==> job 3821 <==
==> flow/design.v <==
module sig_altmult_add
(
	input signed [15:0] dataa, datab, datac, datad,
	input 		clock, aclr,
	output reg 	[32:0] result
);
	reg signed	[15:0] dataa_reg, datab_reg, datac_reg, datad_reg;
	reg signed	[31:0] mult0_result, mult1_result;
	always @ (posedge clock or posedge aclr) begin
    	if (aclr) begin
			dataa_reg <= {16{1'b0}};
			datab_reg <= {16{1'b0}};
			datac_reg <= {16{1'b0}};
			datad_reg <= {16{1'b0}};
			mult0_result <= {32{1'b0}};
			mult1_result <= {32{1'b0}};
			result <= {33{1'b0}};
		end
		else begin
			dataa_reg <= dataa;
			datab_reg <= datab;
			datac_reg <= datac;
			datad_reg <= datad;
			mult0_result <= dataa_reg * datab_reg;
			mult1_result <= datac_reg * datad_reg;
			result <= mult0_result + mult1_result;
		end
	end
endmodule
==> flow/run.sh <==
#!/bin/bash
# the make line also repeats each setting of config.mk as NAME=value (left out here)
make -C /OpenROAD-flow-scripts/flow DESIGN_CONFIG=/design/flow/config.mk WORK_HOME=/design/flow/orfs CLKGATE_MAP_FILE= finish
==> flow/config.mk <==
export PLATFORM = sky130hd
export DESIGN_NAME = sig_altmult_add
export DESIGN_NICKNAME = sig_altmult_add
export VERILOG_FILES = /design/flow/design.v
export SDC_FILE = /design/flow/constraint.sdc
export NUM_CORES = 4
export LEC_CHECK = 0
export ABC_AREA = 1
export CAP_MARGIN = 10
export CELL_PAD_IN_SITES_DETAIL_PLACEMENT = 0
export CELL_PAD_IN_SITES_GLOBAL_PLACEMENT = 3
export CORE_ASPECT_RATIO = 0.5
export CORE_MARGIN = 2
export CORE_UTILIZATION = 34
export CTS_CLUSTER_DIAMETER = 266
export CTS_CLUSTER_SIZE = 100
export GPL_ROUTABILITY_DRIVEN = 0
export MAX_ROUTING_LAYER = met5
export MIN_ROUTING_LAYER = met1
export PLACE_DENSITY_LB_ADDON = 0.3
export SETUP_SLACK_MARGIN = -0.52
export SLEW_MARGIN = 20
export TNS_END_PERCENT = 10
==> flow/constraint.sdc <==
create_clock -name core_clock -period 5.24 [get_ports {clock}]
set_input_delay 1.0480 -clock core_clock [delete_from_list [all_inputs] [get_ports {clock}]]
set_output_delay 1.0480 -clock core_clock [all_outputs]
set_load 0.01 [all_outputs]
==> inputs of job 7942, as changes to job 3821 <==
==> flow/config.mk (replaced) <==
export PLATFORM = sky130hd
export DESIGN_NAME = sig_altmult_add
export DESIGN_NICKNAME = sig_altmult_add
export VERILOG_FILES = /design/flow/design.v
export SDC_FILE = /design/flow/constraint.sdc
export NUM_CORES = 4
export LEC_CHECK = 0
export CAP_MARGIN = 20
export CORE_MARGIN = 2
export CORE_UTILIZATION = 66
export SETUP_SLACK_MARGIN = 1.18
export SLEW_MARGIN = 20
==> flow/constraint.sdc (replaced) <==
create_clock -name core_clock -period 5.18 [get_ports {clock}]
set_input_delay 1.0360 -clock core_clock [delete_from_list [all_inputs] [get_ports {clock}]]
set_output_delay 1.0360 -clock core_clock [all_outputs]
set_load 0.01 [all_outputs]
==> inputs of job 8502, as changes to job 3821 <==
==> flow/config.mk (replaced) <==
export PLATFORM = sky130hd
export DESIGN_NAME = sig_altmult_add
export DESIGN_NICKNAME = sig_altmult_add
export VERILOG_FILES = /design/flow/design.v
export SDC_FILE = /design/flow/constraint.sdc
export NUM_CORES = 4
export LEC_CHECK = 0
export ABC_AREA = 1
export CAP_MARGIN = 20
export CORE_MARGIN = 2
export CORE_UTILIZATION = 68
export CTS_CLUSTER_SIZE = 99
export SLEW_MARGIN = 20
export TNS_END_PERCENT = 5
==> flow/constraint.sdc (replaced) <==
create_clock -name core_clock -period 4.01 [get_ports {clock}]
set_input_delay 0.8020 -clock core_clock [delete_from_list [all_inputs] [get_ports {clock}]]
set_output_delay 0.8020 -clock core_clock [all_outputs]
set_load 0.01 [all_outputs]
==> results_slide.txt <==
Physical Implementation Snapshot

Status
  • Run status: complete, but fails checks
  • Violated checks: negative setup slack

STA
  • Setup violators final: 38
  • Worst setup margin: -0.8558 ns

Synth
  • Syn_nets: 3383
the above is filed under job 7942

==> results_slide.txt <==
Physical Implementation Snapshot

Synth
  • Syn_nets: roughly 4400

Status
  • Violated checks: negative setup slack
  • Run status: complete, but fails checks

STA
  • Setup violators final: between 50 and 60
  • Worst setup margin: -1.669 ns
the above is filed under job 8502

==> results_slide.txt <==
Physical Implementation Snapshot

Synth
  • Syn_nets: 4386
  • Register bit total from synthesis: 161

Drt
  • First-pass DRT Iterations: 5
  • Via count: 21771

Status
  • Violated checks: negative setup slack
  • Run status: complete, but fails checks

Worst setup path
  • Worst R2R End: mult0_result[21]

STA
  • Setup violators final: approximately 41
  • Worst setup margin: -0.3193 ns
the above is filed under job 3821


==> inputs of run E <==
// sig_altmult_add: RTL as listed in full above, without the edits since
make LEC_CHECK=0 ABC_AREA=1 CAP_MARGIN=10 CELL_PAD_IN_SITES_DETAIL_PLACEMENT=0 CORE_MARGIN=2 CORE_UTILIZATION=19 CTS_CLUSTER_DIAMETER=266 CTS_CLUSTER_SIZE=98 GPL_ROUTABILITY_DRIVEN=0 MAX_ROUTING_LAYER=met5 MIN_ROUTING_LAYER=met1 PLACE_DENSITY_LB_ADDON=0.3 SETUP_SLACK_MARGIN=-0.52 SLEW_MARGIN=20 TNS_END_PERCENT=10 finish   # period 5.24 ns
run.sh (not shown) runs the stock make flow with config.mk's settings and CLKGATE_MAP_FILE=.
==> inputs of run H, as changes to run E <==
Settings changed: ABC_AREA 1 to unset, CORE_UTILIZATION 19 to 71, CTS_CLUSTER_DIAMETER 266 to 79, CTS_CLUSTER_SIZE 98 to 35, GPL_ROUTABILITY_DRIVEN 0 to 1, PLACE_DENSITY set to 0.36, PLACE_DENSITY_LB_ADDON 0.3 to unset, SETUP_SLACK_MARGIN -0.52 to 1.47, TNS_END_PERCENT 10 to unset.
==> flow/constraint.sdc (replaced) <==
create_clock -name core_clock -period 4.94 [get_ports {clock}]
set_input_delay 0.9880 -clock core_clock [delete_from_list [all_inputs] [get_ports {clock}]]
set_output_delay 0.9880 -clock core_clock [all_outputs]
set_load 0.01 [all_outputs]
==> comparison <==
Run H completed, yet does not pass: negative setup slack. Run E completed and failed the layout checks on negative setup slack.
Against run H, the routed wire length of run E is smaller by about 2%.
Of run E and run H, run E has the higher worst setup slack (gap 1.0 ns).
In flip-flop count, run E and run H do not differ.
In run H the utilization is higher than in run E, by 68 points.
Of run E and run H, run E has the higher synthesized area (gap about 10%, measured against run H).
In run E the register-to-register slack is better than in run H, by 1.0 ns.
Critical path depth is the same in run H and run E.
Against run E, the synthesized cell count of run H is lower by 28%.
==> figures <==
metric                                                                                           run E                 run H
Multi-input gates                                                                                 2243                  1742
Vias per Instance                                                                                3.731                 6.050
Status                                                                                 failed layout checks  failed layout checks
Reasons for failing layout checks                                                 negative setup slack  negative setup slack
Fraction of area in registers                                                                   0.1173                0.1255
Reg2reg start                                                                            dataa_reg[12]          datab_reg[4]
Number of resized instances in the post-cts repair step                                              2                   217
Multi-input gate area in the final layout                                                    19750 um2             20460 um2
Number of clock buffer instances in the layout                                                      20                    19
Final design instance area without fill                                                      34470 um2             32510 um2
Average instance area after synthesis                                                        7.818 um2             9.833 um2
Crit path setup slack, layout                                                               -0.2340 ns             -1.255 ns
Total nets after synthesis                                                                        4386                  3383
Layout-to-synthesis area ratio                                                                 1.2252x               1.2737x
Initial DRC count                                                                                 1049                  2065
Maximum clock frequency                                                                     0.1827 GHz            0.1614 GHz
Clock input transition at the sequential cells of the worst setup and hold paths               0.08 ns               0.07 ns

==> inputs of 05-03 <==
// sig_altmult_add: RTL as listed in full above, without the edits since
Settings: LEC_CHECK=0, CAP_MARGIN=10, CELL_PAD_IN_SITES_DETAIL_PLACEMENT=0, CORE_MARGIN=2, CORE_UTILIZATION=72, CTS_CLUSTER_DIAMETER=79, CTS_CLUSTER_SIZE=35, GPL_ROUTABILITY_DRIVEN=1, MAX_ROUTING_LAYER=met5, MIN_ROUTING_LAYER=met1, PLACE_DENSITY=0.42, SETUP_SLACK_MARGIN=1.82, SLEW_MARGIN=20; clock period 6.34 ns.
==> 11-09: changes against 05-03 <==
Settings changed: CAP_MARGIN 10 to 20, CELL_PAD_IN_SITES_DETAIL_PLACEMENT 0 to default, CTS_CLUSTER_DIAMETER 79 to default, CTS_CLUSTER_SIZE 35 to default, GPL_ROUTABILITY_DRIVEN 1 to default, MAX_ROUTING_LAYER met5 to default, MIN_ROUTING_LAYER met1 to default, PLACE_DENSITY 0.42 to default, PLACE_DENSITY_LB_ADDON from default to 0.01, SETUP_SLACK_MARGIN 1.82 to default.
==> flow/constraint.sdc (replaced) <==
create_clock -name core_clock -period 5.92 [get_ports {clock}]
set_input_delay 1.1840 -clock core_clock [delete_from_list [all_inputs] [get_ports {clock}]]
set_output_delay 1.1840 -clock core_clock [all_outputs]
set_load 0.01 [all_outputs]
==> 11-14: changes against 05-03 <==
Settings changed: CAP_MARGIN 10 to 20, CELL_PAD_IN_SITES_DETAIL_PLACEMENT 0 to default, CORE_UTILIZATION 72 to 59, CTS_CLUSTER_DIAMETER 79 to default, CTS_CLUSTER_SIZE 35 to default, GPL_ROUTABILITY_DRIVEN 1 to default, MAX_ROUTING_LAYER met5 to default, MIN_ROUTING_LAYER met1 to default, PLACE_DENSITY 0.42 to default, SETUP_SLACK_MARGIN 1.82 to default.
==> flow/constraint.sdc (replaced) <==
create_clock -name core_clock -period 4.63 [get_ports {clock}]
set_input_delay 0.9260 -clock core_clock [delete_from_list [all_inputs] [get_ports {clock}]]
set_output_delay 0.9260 -clock core_clock [all_outputs]
set_load 0.01 [all_outputs]
==> 03-10: changes against 05-03 <==
Settings changed: ABC_AREA from default to 1, CAP_MARGIN 10 to 20, CELL_PAD_IN_SITES_DETAIL_PLACEMENT 0 to default, CTS_CLUSTER_DIAMETER 79 to 213, CTS_CLUSTER_SIZE 35 to default, GPL_ROUTABILITY_DRIVEN 1 to default, MAX_ROUTING_LAYER met5 to default, MIN_ROUTING_LAYER met1 to default, PLACE_DENSITY 0.42 to default, PLACE_DENSITY_LB_ADDON from default to 0.01, SETUP_SLACK_MARGIN 1.82 to default.
==> flow/constraint.sdc (replaced) <==
create_clock -name core_clock -period 5.14 [get_ports {clock}]
set_input_delay 1.0280 -clock core_clock [delete_from_list [all_inputs] [get_ports {clock}]]
set_output_delay 1.0280 -clock core_clock [all_outputs]
set_load 0.01 [all_outputs]
==> results <==
Fmax, lowest first: 05-03, 11-09, 11-14. 11-09 finished but fails on negative setup slack. 11-14 completed, yet does not pass: negative setup slack. 05-03 passed the timing, DRC and antenna checks. 03-10 died in global routing (5_1_grt) on GRT-0232. Between 11-14 and 05-03, the lower setup slack is in 11-14 (gap 1.5 ns). The lowest hold slack belongs to 11-09, the highest to 11-14. Via count, lowest first: 11-09, 11-14, 05-03. Non-clock buffer count: 11-14 > 11-09 > 05-03. In flip-flop count, 05-03 and 11-14 do not differ. The lowest core utilization belongs to 11-14, the highest to 05-03.
==> figures <==
quantity	03-10	05-03	11-14	11-09
Run status	stopped before the end	complete, no violations	failed layout checks	failed layout checks
Stage where the flow stopped	global routing (5_1_grt)	-	-	-
Violated checks	-	-	negative setup slack	negative setup slack
Adder-cell share of the synthesized area	46.07%	50.78%	50.78%	50.78%
Signal buf overhead	-	10.09%	14.62%	10.10%
Full die area	0.04068 mm2	0.03698 mm2	0.04494 mm2	0.03698 mm2
Well tap count	-	455	585	455
Post-synthesis mux area share	0%	0.1961%	0.1961%	0.1961%
Stages on the worst setup path	-	17	19	20
Area fraction of clock buffers and clock inverters	-	2.044%	2.040%	1.925%
Total number of placement rows	72	68	76	68
Half-perimeter wire length after detailed placement	68520 um	46560 um	48350 um	48660 um
Number of multi-input combinational cells in the layout	-	1742	1742	1742
Capture point of the worst path	-	mult1_result[31]$_DFF_PP0_	mult0_result[28]$_DFF_PP0_	mult1_result[31]$_DFF_PP0_
Clock period minus worst slack	-	6.213 ns	5.962 ns	6.058 ns
Clock slew at reported path FFs	-	0.08 ns	0.07 ns	0.07 ns
Worst R2R Start	-	datac_reg[12]$_DFF_PP0_	datab_reg[4]$_DFF_PP0_	datac_reg[15]$_DFF_PP0_
Yosys stat area	0.02814 mm2	0.02553 mm2	0.02553 mm2	0.02553 mm2

==> 01-11 <==
RTL: the design.v shown in full above, as it stands there.
export LEC_CHECK = 0
export CAP_MARGIN = 20
export CORE_MARGIN = 2
export CORE_UTILIZATION = 57
export CTS_CLUSTER_DIAMETER = 211
export CTS_CLUSTER_SIZE = 42
export SETUP_SLACK_MARGIN = 1.44
export SLEW_MARGIN = 20
create_clock -name core_clock -period 5.18 [get_ports {clock}]
==> 03-27 (differences from 01-11) <==
CORE_UTILIZATION = 72   (was 57)
CTS_CLUSTER_DIAMETER = 198   (was 211)
CTS_CLUSTER_SIZE = 47   (was 42)
PLACE_DENSITY_LB_ADDON = 0.01   (was not set)
SETUP_SLACK_MARGIN = not set   (was 1.44)
==> flow/constraint.sdc (replaced) <==
create_clock -name core_clock -period 5.85 [get_ports {clock}]
set_input_delay 1.1700 -clock core_clock [delete_from_list [all_inputs] [get_ports {clock}]]
set_output_delay 1.1700 -clock core_clock [all_outputs]
set_load 0.01 [all_outputs]
==> 04-28 (differences from 01-11) <==
CELL_PAD_IN_SITES_GLOBAL_PLACEMENT = 2   (was not set)
CORE_MARGIN = 9   (was 2)
CORE_UTILIZATION = 40   (was 57)
CTS_CLUSTER_DIAMETER = not set   (was 211)
CTS_CLUSTER_SIZE = not set   (was 42)
GPL_TIMING_DRIVEN = 0   (was not set)
PLACE_DENSITY_LB_ADDON = 0.2   (was not set)
SETUP_SLACK_MARGIN = not set   (was 1.44)
==> flow/constraint.sdc (replaced) <==
create_clock -name core_clock -period 11.5 [get_ports {clock}]
set_input_delay 2.3000 -clock core_clock [delete_from_list [all_inputs] [get_ports {clock}]]
set_output_delay 2.3000 -clock core_clock [all_outputs]
set_load 0.01 [all_outputs]
==> 12-06 (differences from 01-11) <==
ABC_AREA = 1   (was not set)
CORE_UTILIZATION = 72   (was 57)
CTS_CLUSTER_DIAMETER = 245   (was 211)
CTS_CLUSTER_SIZE = not set   (was 42)
PLACE_DENSITY_LB_ADDON = 0.01   (was not set)
SETUP_SLACK_MARGIN = not set   (was 1.44)
==> flow/constraint.sdc (replaced) <==
create_clock -name core_clock -period 5.16 [get_ports {clock}]
set_input_delay 1.0320 -clock core_clock [delete_from_list [all_inputs] [get_ports {clock}]]
set_output_delay 1.0320 -clock core_clock [all_outputs]
set_load 0.01 [all_outputs]
==> summary of the runs <==
04-28 produced a clean layout. 12-06 ended with an error in global routing on GRT-0232. 03-27 finished with antenna violations, negative setup slack left. 01-11 reached the layout checks and failed them: negative setup slack.
Routed wire length: 01-11 < 04-28 < 03-27.
In 03-27 the clock skew is lower than in 04-28, by 11 ps.
In 12-06 the area after synthesis is higher than in 01-11, by about 10%.
Count of clock-buffer cells in the layout is the same in 01-11 and 03-27.

==> wip/raven <==
RTL: the design.v shown in full above, as it stands there.
make LEC_CHECK=0 ABC_AREA=1 CAP_MARGIN=10 CELL_PAD_IN_SITES_DETAIL_PLACEMENT=2 CELL_PAD_IN_SITES_GLOBAL_PLACEMENT=3 CORE_MARGIN=5 CORE_UTILIZATION=47 CTS_CLUSTER_DIAMETER=60 GPL_ROUTABILITY_DRIVEN=1 GPL_TIMING_DRIVEN=0 HOLD_SLACK_MARGIN=0.15 MAX_ROUTING_LAYER=met4 MIN_ROUTING_LAYER=met2 PLACE_DENSITY=0.52 SETUP_SLACK_MARGIN=0.72 SLEW_MARGIN=20 finish   # period 5.24 ns
==> wip/willow: changes against wip/raven <==
ABC_AREA = not set   (was 1)
CAP_MARGIN = 25   (was 10)
CELL_PAD_IN_SITES_DETAIL_PLACEMENT = not set   (was 2)
CELL_PAD_IN_SITES_GLOBAL_PLACEMENT = not set   (was 3)
CORE_ASPECT_RATIO = 1.22   (was not set)
CORE_MARGIN = 3   (was 5)
CORE_UTILIZATION = 40   (was 47)
CTS_CLUSTER_DIAMETER = not set   (was 60)
CTS_CLUSTER_SIZE = 48   (was not set)
GPL_ROUTABILITY_DRIVEN = not set   (was 1)
HOLD_SLACK_MARGIN = not set   (was 0.15)
MAX_ROUTING_LAYER = not set   (was met4)
MIN_ROUTING_LAYER = not set   (was met2)
PLACE_DENSITY = not set   (was 0.52)
SETUP_SLACK_MARGIN = not set   (was 0.72)
==> flow/constraint.sdc (replaced) <==
create_clock -name core_clock -period 7.0 [get_ports {clock}]
set_input_delay 1.4000 -clock core_clock [delete_from_list [all_inputs] [get_ports {clock}]]
set_output_delay 1.4000 -clock core_clock [all_outputs]
set_load 0.01 [all_outputs]
==> wip/delta: changes against wip/raven <==
CELL_PAD_IN_SITES_DETAIL_PLACEMENT = 0   (was 2)
CELL_PAD_IN_SITES_GLOBAL_PLACEMENT = not set   (was 3)
CORE_ASPECT_RATIO = 0.5   (was not set)
CORE_MARGIN = 2   (was 5)
CORE_UTILIZATION = 63   (was 47)
CTS_CLUSTER_DIAMETER = 266   (was 60)
CTS_CLUSTER_SIZE = 100   (was not set)
GPL_ROUTABILITY_DRIVEN = 0   (was 1)
GPL_TIMING_DRIVEN = not set   (was 0)
HOLD_SLACK_MARGIN = not set   (was 0.15)
MAX_ROUTING_LAYER = met5   (was met4)
MIN_ROUTING_LAYER = met1   (was met2)
PLACE_DENSITY = 0.44   (was 0.52)
SETUP_SLACK_MARGIN = -0.52   (was 0.72)
TNS_END_PERCENT = 10   (was not set)
==> comparison table <==
|  | wip/raven | wip/willow | wip/delta |
|---|---|---|---|
| Worst slack at placement | - | -0.2901 ns | -0.3490 ns |
| Starting density of the core | 0.4759 | 0.4072 | 0.6417 |
| Worst-case hold path end point | - | result[0]$_DFF_PP0_ | result[0]$_DFF_PP0_ |
| Number of cells on the critical path | - | 18 | 21 |
| Num CTS Buffers | - | 17 | 17 |
| Endpoint of the most critical setup path | - | mult0_result[28]$_DFF_PP0_ | mult0_result[28]$_DFF_PP0_ |
| Number of cells on the worst hold path | - | 1 | 1 |
| Insertion Delay late pin | - | 0.49 ns | 0.47 ns |
| First-pass iteration count of the detailed router | - | 5 | 6 |
| Proportion of netlist area held by the largest area contributor | 0.3735 | 0.4117 | 0.3735 |
| Critical path launch point type | - | flip-flop | flip-flop |
| Result of the run | aborted with a tool error | timing/DRC/antenna clean | failed layout checks |
| Stage where the flow stopped | global placement without I/O (3_1_place_gp_skip_io) | - | - |
| Layout check failures | - | - | negative setup slack |
| Total number of sequential cells | - | 161 | 161 |
